==> willow <==
==> flow/design.v <==
module i16_mul(
    input signed [15:0] A,
    input signed [15:0] B,
    output signed [31:0] P
);
assign P = A * B;
endmodule
module i18_mul(
    input signed [17:0] A,
    input signed [15:0] B_coef,
    output signed [33:0] P
);
assign P = A * B_coef;
endmodule
module i36_acc(
    input signed [33:0] A,
    input signed [31:0] B,
    input signed [35:0] _Z,
    output signed [35:0] S
);
wire signed [35:0] A_ext = {{2{A[33]}}, A};
wire signed [35:0] B_ext = {{4{B[31]}}, B};
assign S = A_ext + B_ext + _Z;
endmodule
module i36_delay(
    input CLK,
    input RST,
    input signed [35:0] STORE,
    output reg signed [35:0] READ
);
always @ (posedge CLK, negedge RST) begin
    if (!RST) begin
        READ <= 0;
    end else begin
        READ <= STORE;
    end
end
endmodule
module i36_trunc(
    input signed [35:0] A,
    output reg signed [15:0] B_sat,
    output reg signed [17:0] B
);
wire signed [35:0] shifted_inter = (A >>> 14);
wire signed [21:0] shifted = shifted_inter[21:0];
always @(*) begin
    B = $signed(shifted[17:0]);
    if (shifted > 22'sd32767) B_sat = 16'sd32767;
    else if (shifted < -22'sd32768) B_sat = -16'sd32768;
    else B_sat = $signed(shifted[15:0]);
end
endmodule
module i16_biquad(
    input CLK, RST,
    input unsigned [15:0] A,
    output signed [15:0] B,
    input signed [15:0] b_0,
    input signed [15:0] b_1,
    input signed [15:0] b_2,
    input signed [15:0] a_1,
    input signed [15:0] a_2
);
wire signed [17:0] feedback;
wire signed [31:0] P_b0;
wire signed [31:0] P_b1;
wire signed [31:0] P_b2;
wire signed [33:0] P_a1;
wire signed [33:0] P_a2;
wire signed [35:0] S_0;
wire signed [35:0] S_1;
wire signed [35:0] S_2;
wire signed [35:0] Z_0;
wire signed [35:0] Z_1;
i16_mul mul_b0(
    .A(A),
    .B(b_0),
    .P(P_b0)
);
i16_mul mul_b1(
    .A(A),
    .B(b_1),
    .P(P_b1)
);
i16_mul mul_b2(
    .A(A),
    .B(b_2),
    .P(P_b2)
);
i18_mul mul_a1(
    .A(feedback),
    .B_coef(a_1),
    .P(P_a1)
);
i18_mul mul_a2(
    .A(feedback),
    .B_coef(a_2),
    .P(P_a2)
);
i36_acc ACC_0(
    .A(P_a2),
    .B(P_b2),
    ._Z(36'sd0),
    .S(S_0)
);
i36_acc ACC_1(
    .A(P_a1),
    .B(P_b1),
    ._Z(Z_0),
    .S(S_1)
);
i36_acc ACC_2(
    .A(34'sd0),
    .B(P_b0),
    ._Z(Z_1),
    .S(S_2)
);
i36_delay DELAY_0(
    .CLK(CLK),
    .RST(RST),
    .STORE(S_0),
    .READ(Z_0)
);
i36_delay DELAY_1(
    .CLK(CLK),
    .RST(RST),
    .STORE(S_1),
    .READ(Z_1)
);
i36_trunc OUT(
    .A(S_2),
    .B(feedback),
    .B_sat(B)
);
endmodule
==> flow/run.sh <==
#!/bin/bash
# the make line also repeats each setting of config.mk as NAME=value (left out here)
make -C /OpenROAD-flow-scripts/flow DESIGN_CONFIG=/design/flow/config.mk WORK_HOME=/design/flow/orfs CLKGATE_MAP_FILE= finish
==> flow/config.mk <==
export PLATFORM = sky130hd
export DESIGN_NAME = i16_biquad
export DESIGN_NICKNAME = i16_biquad
export VERILOG_FILES = /design/flow/design.v
export SDC_FILE = /design/flow/constraint.sdc
export NUM_CORES = 4
export LEC_CHECK = 0
export CAP_MARGIN = 20
export CORE_ASPECT_RATIO = 0.94
export CORE_MARGIN = 2
export CORE_UTILIZATION = 72
export CTS_CLUSTER_SIZE = 15
export GPL_ROUTABILITY_DRIVEN = 1
export GPL_TIMING_DRIVEN = 1
export HOLD_SLACK_MARGIN = 0.26
export PLACE_DENSITY_LB_ADDON = 0.01
export SETUP_SLACK_MARGIN = 2.51
export SLEW_MARGIN = 20
export TNS_END_PERCENT = 80
==> flow/constraint.sdc <==
create_clock -name core_clock -period 10.2 [get_ports {CLK}]
set_input_delay 2.0400 -clock core_clock [delete_from_list [all_inputs] [get_ports {CLK}]]
set_output_delay 2.0400 -clock core_clock [all_outputs]
set_load 0.01 [all_outputs]
==> inputs of cedar, as changes to willow <==
Settings changed: CORE_ASPECT_RATIO 0.94 to not set, CORE_UTILIZATION 72 to 28, CTS_CLUSTER_SIZE 15 to not set, GPL_ROUTABILITY_DRIVEN 1 to not set, GPL_TIMING_DRIVEN 1 to not set, HOLD_SLACK_MARGIN 0.26 to not set, PLACE_DENSITY_LB_ADDON 0.01 to not set, SETUP_SLACK_MARGIN 2.51 to not set, TNS_END_PERCENT 80 to not set.
==> flow/constraint.sdc (replaced) <==
create_clock -name core_clock -period 17.1 [get_ports {CLK}]
set_input_delay 3.4200 -clock core_clock [delete_from_list [all_inputs] [get_ports {CLK}]]
set_output_delay 3.4200 -clock core_clock [all_outputs]
set_load 0.01 [all_outputs]
==> inputs of harbor, as changes to willow <==
Settings changed: ABC_AREA set to 1, CORE_ASPECT_RATIO 0.94 to 1.47, CTS_CLUSTER_DIAMETER set to 242, CTS_CLUSTER_SIZE 15 to 99, GPL_ROUTABILITY_DRIVEN 1 to not set, GPL_TIMING_DRIVEN 1 to not set, HOLD_SLACK_MARGIN 0.26 to not set, PLACE_DENSITY set to 0.41, PLACE_DENSITY_LB_ADDON 0.01 to not set, SETUP_SLACK_MARGIN 2.51 to not set, TNS_END_PERCENT 80 to 10.
==> flow/constraint.sdc (replaced) <==
create_clock -name core_clock -period 9.14 [get_ports {CLK}]
set_input_delay 1.8280 -clock core_clock [delete_from_list [all_inputs] [get_ports {CLK}]]
set_output_delay 1.8280 -clock core_clock [all_outputs]
set_load 0.01 [all_outputs]
==> comparison <==
Against willow, the final area of cedar is smaller by about 8%.
Of willow and cedar, willow has the higher hold slack (gap 0.051 ns).
Against cedar, the non-clock buffer count of willow is higher by 571.
Count of clock-buffer cells in the layout: cedar is higher than willow (1).
Core utilization: willow is higher than cedar (55 points).
Area after synthesis is the same in cedar and willow.
Of willow and cedar, cedar has the higher worst setup slack (gap 4.5 ns).
Of willow and cedar, willow has the higher via count (gap about 8%, measured against cedar).
harbor ended with an error in 5_1_grt, error GRT-0116. willow reached the layout checks and failed them: negative setup slack. cedar finished clean.
Die size: willow < harbor < cedar.
Critical path depth is the same in cedar and willow.

* * *

==> inputs of 10-19 <==
// i16_biquad: RTL as listed in full above, without the edits since
Settings: LEC_CHECK=0, CAP_MARGIN=15, CELL_PAD_IN_SITES_GLOBAL_PLACEMENT=2, CORE_ASPECT_RATIO=0.79, CORE_MARGIN=8, CORE_UTILIZATION=40, CTS_CLUSTER_DIAMETER=329, CTS_CLUSTER_SIZE=30, GPL_ROUTABILITY_DRIVEN=0, GPL_TIMING_DRIVEN=0, HOLD_SLACK_MARGIN=0.05, PLACE_DENSITY=0.89, SETUP_SLACK_MARGIN=1.32, SLEW_MARGIN=15; clock period 21.1 ns.
run.sh (not shown) runs the stock make flow with config.mk's settings and CLKGATE_MAP_FILE=.
==> 06-05 (differences from 10-19) <==
==> flow/config.mk (replaced) <==
export PLATFORM = sky130hd
export DESIGN_NAME = i16_biquad
export DESIGN_NICKNAME = i16_biquad
export VERILOG_FILES = /design/flow/design.v
export SDC_FILE = /design/flow/constraint.sdc
export NUM_CORES = 4
export LEC_CHECK = 0
export ABC_AREA = 1
export CAP_MARGIN = 20
export CORE_MARGIN = 2
export CORE_UTILIZATION = 71
export CTS_CLUSTER_DIAMETER = 373
export CTS_CLUSTER_SIZE = 100
export SETUP_SLACK_MARGIN = 0.77
export SLEW_MARGIN = 20
==> flow/constraint.sdc (replaced) <==
create_clock -name core_clock -period 5.8 [get_ports {CLK}]
set_input_delay 1.1600 -clock core_clock [delete_from_list [all_inputs] [get_ports {CLK}]]
set_output_delay 1.1600 -clock core_clock [all_outputs]
set_load 0.01 [all_outputs]
==> 11-16 (differences from 10-19) <==
==> flow/config.mk (replaced) <==
export PLATFORM = sky130hd
export DESIGN_NAME = i16_biquad
export DESIGN_NICKNAME = i16_biquad
export VERILOG_FILES = /design/flow/design.v
export SDC_FILE = /design/flow/constraint.sdc
export NUM_CORES = 4
export LEC_CHECK = 0
export CAP_MARGIN = 0
export CORE_MARGIN = 2
export CORE_UTILIZATION = 65
export CTS_CLUSTER_DIAMETER = 240
export CTS_CLUSTER_SIZE = 97
export PLACE_DENSITY = 0.38
export SLEW_MARGIN = 20
export TNS_END_PERCENT = 35
==> flow/constraint.sdc (replaced) <==
create_clock -name core_clock -period 12.5 [get_ports {CLK}]
set_input_delay 2.5000 -clock core_clock [delete_from_list [all_inputs] [get_ports {CLK}]]
set_output_delay 2.5000 -clock core_clock [all_outputs]
set_load 0.01 [all_outputs]
==> metrics.csv <==
metric;value;unit
outcome;failed layout checks;
Fail Reasons;setup timing;
Final WS setup;-1.90;ns
Post-Syn Area;57500;um^2
Non-clock buffers, area share;0.0957;
dpl hpwl;124000;um
period utilization;1.15;
Arr. time, crit path;14.69;ns
IO buf count;113;
Filler cells;6452;
Setup-failing EPs final;56;
Vias;40600;
(the above is from 11-16)
==> metrics.csv <==
metric;value;unit
dpl hpwl;161000;um
Arr. time, crit path;19.74;ns
Die W;442;um
Filler cells;14000;
register area share after synthesis;0.0309;
Clock transition at path regs;0.07;ns
outcome;no timing/DRC/antenna violations;
Crit path max-delay family;adder cells;
Non-clock buffers, area share;0.0335;
(the above is from 10-19)
==> metrics.csv <==
metric;value;unit
Filler cells;3705;
IO buf count;113;
period utilization;2.21;
Post-Syn Area;58500;um^2
Non-clock buffers, area share;0.131;
outcome;failed layout checks;
Fail Reasons;setup timing;
Setup-failing EPs final;87;
Final WS setup;-7.02;ns
Arr. time, crit path;13.12;ns
dpl hpwl;166000;um
Vias;52500;
(the above is from 06-05)
